## fir_filter
module fir_filter(
    input               		clk,
    input               		n_rst,
    input  		signed	[7:0] 	din,    
    output reg 	signed 	[7:0] 	dout 
);
clock: 9.52 ns
lec_check: 0
abc_area: 1
cap_margin: 15
cell_pad_in_sites_detail_placement: 1
cell_pad_in_sites_global_placement: 3
core_aspect_ratio: 1.01
core_margin: 6
core_utilization: 66
cts_cluster_diameter: 191
cts_cluster_size: 48
gpl_timing_driven: 1
max_routing_layer: met4
min_routing_layer: met1
place_density_lb_addon: 0.2
setup_slack_margin: 2.7
slew_margin: 5
tns_end_percent: 20
run.sh (not shown) runs the stock make flow with config.mk's settings and CLKGATE_MAP_FILE=.
The baseline died in 3_1_place_gp_skip_io.
Rerun with:
==> flow/config.mk (replaced) <==
export PLATFORM = sky130hd
export DESIGN_NAME = fir_filter
export DESIGN_NICKNAME = fir_filter
export VERILOG_FILES = /design/flow/design.v
export SDC_FILE = /design/flow/constraint.sdc
export NUM_CORES = 4
export LEC_CHECK = 0
export CAP_MARGIN = 20
export CORE_MARGIN = 2
export CORE_UTILIZATION = 48
export SLEW_MARGIN = 20
==> flow/constraint.sdc (replaced) <==
create_clock -name core_clock -period 5.55 [get_ports {clk}]
set_input_delay 1.1100 -clock core_clock [delete_from_list [all_inputs] [get_ports {clk}]]
set_output_delay 1.1100 -clock core_clock [all_outputs]
set_load 0.01 [all_outputs]
After rerunning: With this change the flow went through all stages and came out clean; area after synthesis goes down by a few percent; synthesized cell count is lower by about a fifth; die size climbs by about a fifth.


The RTL this note starts from:
==> flow/design.v <==
module fir_filter(
    input               		clk,
    input               		n_rst,
    input  		signed	[7:0] 	din,    
    output reg 	signed 	[7:0] 	dout 
);
localparam signed B0 = -24;
localparam signed B1 = -21;
localparam signed B2 =   0;
localparam signed B3 =  37;
localparam signed B4 =  80;
localparam signed B5 = 114;
localparam signed B6 = 127;
reg signed [7:0] din_d;
reg signed [7:0] din_d1;
reg signed [7:0] din_d2;
reg signed [7:0] din_d3;
reg signed [7:0] din_d4;
reg signed [7:0] din_d5;
reg signed [7:0] din_d6;
reg signed [7:0] din_d7;
reg signed [7:0] din_d8;
reg signed [7:0] din_d9;
reg signed [7:0] din_d10;
reg signed [7:0] din_d11;
reg signed [7:0] din_d12;
wire signed [8:0] sum_w0;
wire signed [8:0] sum_w1;
wire signed [8:0] sum_w2;
wire signed [8:0] sum_w3;
wire signed [8:0] sum_w4;
wire signed [8:0] sum_w5;
wire signed [8:0] sum_w6;
wire signed [16:0] mul_0;
wire signed [16:0] mul_1;
wire signed [16:0] mul_2;
wire signed [16:0] mul_3;
wire signed [16:0] mul_4;
wire signed [16:0] mul_5;
wire signed [16:0] mul_6;
reg signed [16:0] mul_0d;
reg signed [16:0] mul_1d;
reg signed [16:0] mul_2d;
reg signed [16:0] mul_3d;
reg signed [16:0] mul_4d;
reg signed [16:0] mul_5d;
reg signed [16:0] mul_6d;
wire signed [17:0] sum_w00;
wire signed [17:0] sum_w01;
wire signed [17:0] sum_w02;
wire signed [17:0] sum_w03;
reg signed [17:0] sum_w00d;
reg signed [17:0] sum_w01d;
reg signed [17:0] sum_w02d;
reg signed [17:0] sum_w03d;
wire signed [18:0] sum_w000;
wire signed [18:0] sum_w001;
wire signed [19:0] sum_all;
wire signed [7:0] sum_finish;
always @(posedge clk or negedge n_rst) begin
	if (!n_rst) begin 
		din_d <= 8'h0;
	end
	else begin 
		din_d <= din;
	end
end
always @(posedge clk or negedge n_rst) begin
    if (!n_rst) begin 
        dout <= 8'sd0;
	end
    else begin 
        dout <= sum_finish;
	end
end
always @(posedge clk or negedge n_rst) begin
    if (!n_rst) begin
        din_d1  <= 8'sd0; 
        din_d2  <= 8'sd0; 
        din_d3  <= 8'sd0; 
        din_d4  <= 8'sd0;
        din_d5  <= 8'sd0; 
        din_d6  <= 8'sd0; 
        din_d7  <= 8'sd0; 
        din_d8  <= 8'sd0;
        din_d9  <= 8'sd0; 
        din_d10 <= 8'sd0; 
        din_d11 <= 8'sd0; 
        din_d12 <= 8'sd0;
    end else begin
        din_d1  <= din_d;
        din_d2  <= din_d1;
        din_d3  <= din_d2;
        din_d4  <= din_d3;
        din_d5  <= din_d4;
        din_d6  <= din_d5;
        din_d7  <= din_d6;
        din_d8  <= din_d7;
        din_d9  <= din_d8;
        din_d10 <= din_d9;
        din_d11 <= din_d10;
        din_d12 <= din_d11;
    end
end
assign sum_w0 = $signed(din_d) + $signed(din_d12);
assign sum_w1 = $signed(din_d1) + $signed(din_d11);
assign sum_w2 = $signed(din_d2) + $signed(din_d10);
assign sum_w3 = $signed(din_d3) + $signed(din_d9);
assign sum_w4 = $signed(din_d4) + $signed(din_d8);
assign sum_w5 = $signed(din_d5) + $signed(din_d7);
assign sum_w6 = {din_d6[7], din_d6};   
assign mul_0 = $signed(B0) * $signed(sum_w0);
assign mul_1 = $signed(B1) * $signed(sum_w1);
assign mul_2 = $signed(B2) * $signed(sum_w2);
assign mul_3 = $signed(B3) * $signed(sum_w3);
assign mul_4 = $signed(B4) * $signed(sum_w4);
assign mul_5 = $signed(B5) * $signed(sum_w5);
assign mul_6 = $signed(B6) * $signed(sum_w6);
always @(posedge clk or negedge n_rst) begin
    if (!n_rst) begin 
        mul_0d <= 17'sd0;
        mul_1d <= 17'sd0;
        mul_2d <= 17'sd0;
        mul_3d <= 17'sd0;
        mul_4d <= 17'sd0;
        mul_5d <= 17'sd0;
        mul_6d <= 17'sd0;
    end 
	else begin 
        mul_0d <= mul_0;
        mul_1d <= mul_1;
        mul_2d <= mul_2;
        mul_3d <= mul_3;
        mul_4d <= mul_4;
        mul_5d <= mul_5;
        mul_6d <= mul_6;
    end
end
assign sum_w00 = $signed(mul_0d) + $signed(mul_1d); 
assign sum_w01 = $signed(mul_2d) + $signed(mul_3d); 
assign sum_w02 = $signed(mul_4d) + $signed(mul_5d);
assign sum_w03 = $signed(mul_6d);
always @(posedge clk or negedge n_rst) begin
    if (!n_rst) begin
        sum_w00d <= 18'sd0;
        sum_w01d <= 18'sd0;
        sum_w02d <= 18'sd0;
        sum_w03d <= 18'sd0;
    end 
	else begin
        sum_w00d <= sum_w00;
        sum_w01d <= sum_w01;
        sum_w02d <= sum_w02;
        sum_w03d <= sum_w03;
    end
end
assign sum_w000 = $signed(sum_w00d) + $signed(sum_w01d); 
assign sum_w001 = $signed(sum_w02d) + $signed(sum_w03d);
assign sum_all = $signed(sum_w000) + $signed(sum_w001);
assign sum_finish =	((sum_all[19]) && (sum_all[18:16] != 3'b111))? 8'h81 : 
 					((!sum_all[19]) && (sum_all[18:16] != 3'b000))? 8'h7F : sum_all[16:9];
endmodule
clock: 3.0 ns
lec_check: 0
abc_area: 0
cap_margin: 20
core_margin: 2
core_utilization: 72
cts_cluster_diameter: 337
cts_cluster_size: 98
place_density: 0.85
setup_slack_margin: 0.81
slew_margin: 20
tns_end_percent: 10
The baseline never finished: it broke off in global routing (5_1_grt).
Next try:
- ABC_AREA: 0 -> default
- CORE_UTILIZATION: 72 -> 50
- CTS_CLUSTER_DIAMETER: 337 -> default
- CTS_CLUSTER_SIZE: 98 -> default
- PLACE_DENSITY: 0.85 -> default
- SETUP_SLACK_MARGIN: 0.81 -> 0.88
- TNS_END_PERCENT: 10 -> default
- clock period: 3.0 -> 4.72 ns (I/O delays scaled with it)
The changed run produced a layout that fails on negative setup slack.
Area after synthesis stays the same.
Die size increases by 43%.
Synthesized cell count does not change.
Next try:
- CORE_UTILIZATION: 50 -> 58
- SETUP_SLACK_MARGIN: 0.88 -> 0.96
- clock period: 4.72 -> 4.95 ns (I/O delays scaled with it)
The changed run produced a clean layout.
Fmax grows by 3.1%.
Worst setup slack improved by 0.37 ns.
Wire length falls by 2.8%.
Sequential cell count stays the same.
Next try:
- CORE_UTILIZATION: 58 -> 57
- SETUP_SLACK_MARGIN: 0.96 -> -0.19
- clock period: 4.95 -> 3.18 ns (I/O delays scaled with it)
Outcome: This time the run ran to the end with violations: negative setup slack; cell area rises by 12%; clock-buffer cell count rises by 2; synthesized area does not change; routed wire length rises by 15%.
Next try:
- CORE_UTILIZATION: 57 -> 40
- SETUP_SLACK_MARGIN: -0.19 -> default
- clock period: 3.18 -> 5.55 ns (I/O delays scaled with it)
What happened: With this change the flow finished with timing, DRC and antenna clean. Hold slack improved by 0.31 ns. Design area fell by about a fifth. Non-clock buffer count goes down by 344. Setup slack gets better by 1.8 ns. Routed wire length fell by about a fifth. Via count is lower by about a fifth.
Next try:
- GPL_TIMING_DRIVEN: default -> 0
- SLEW_MARGIN: 20 -> 0
- clock period: 5.55 -> 6.0 ns (I/O delays scaled with it)
=> Clock-buffer cell count goes down by 3; design area barely changes; worst setup slack gets better by 0.16 ns; sequential cell count stays the same; routed wire length falls by a few percent; fmax fell by a few percent; cell count shrinks slightly; non-clock buffer count drops by 4.
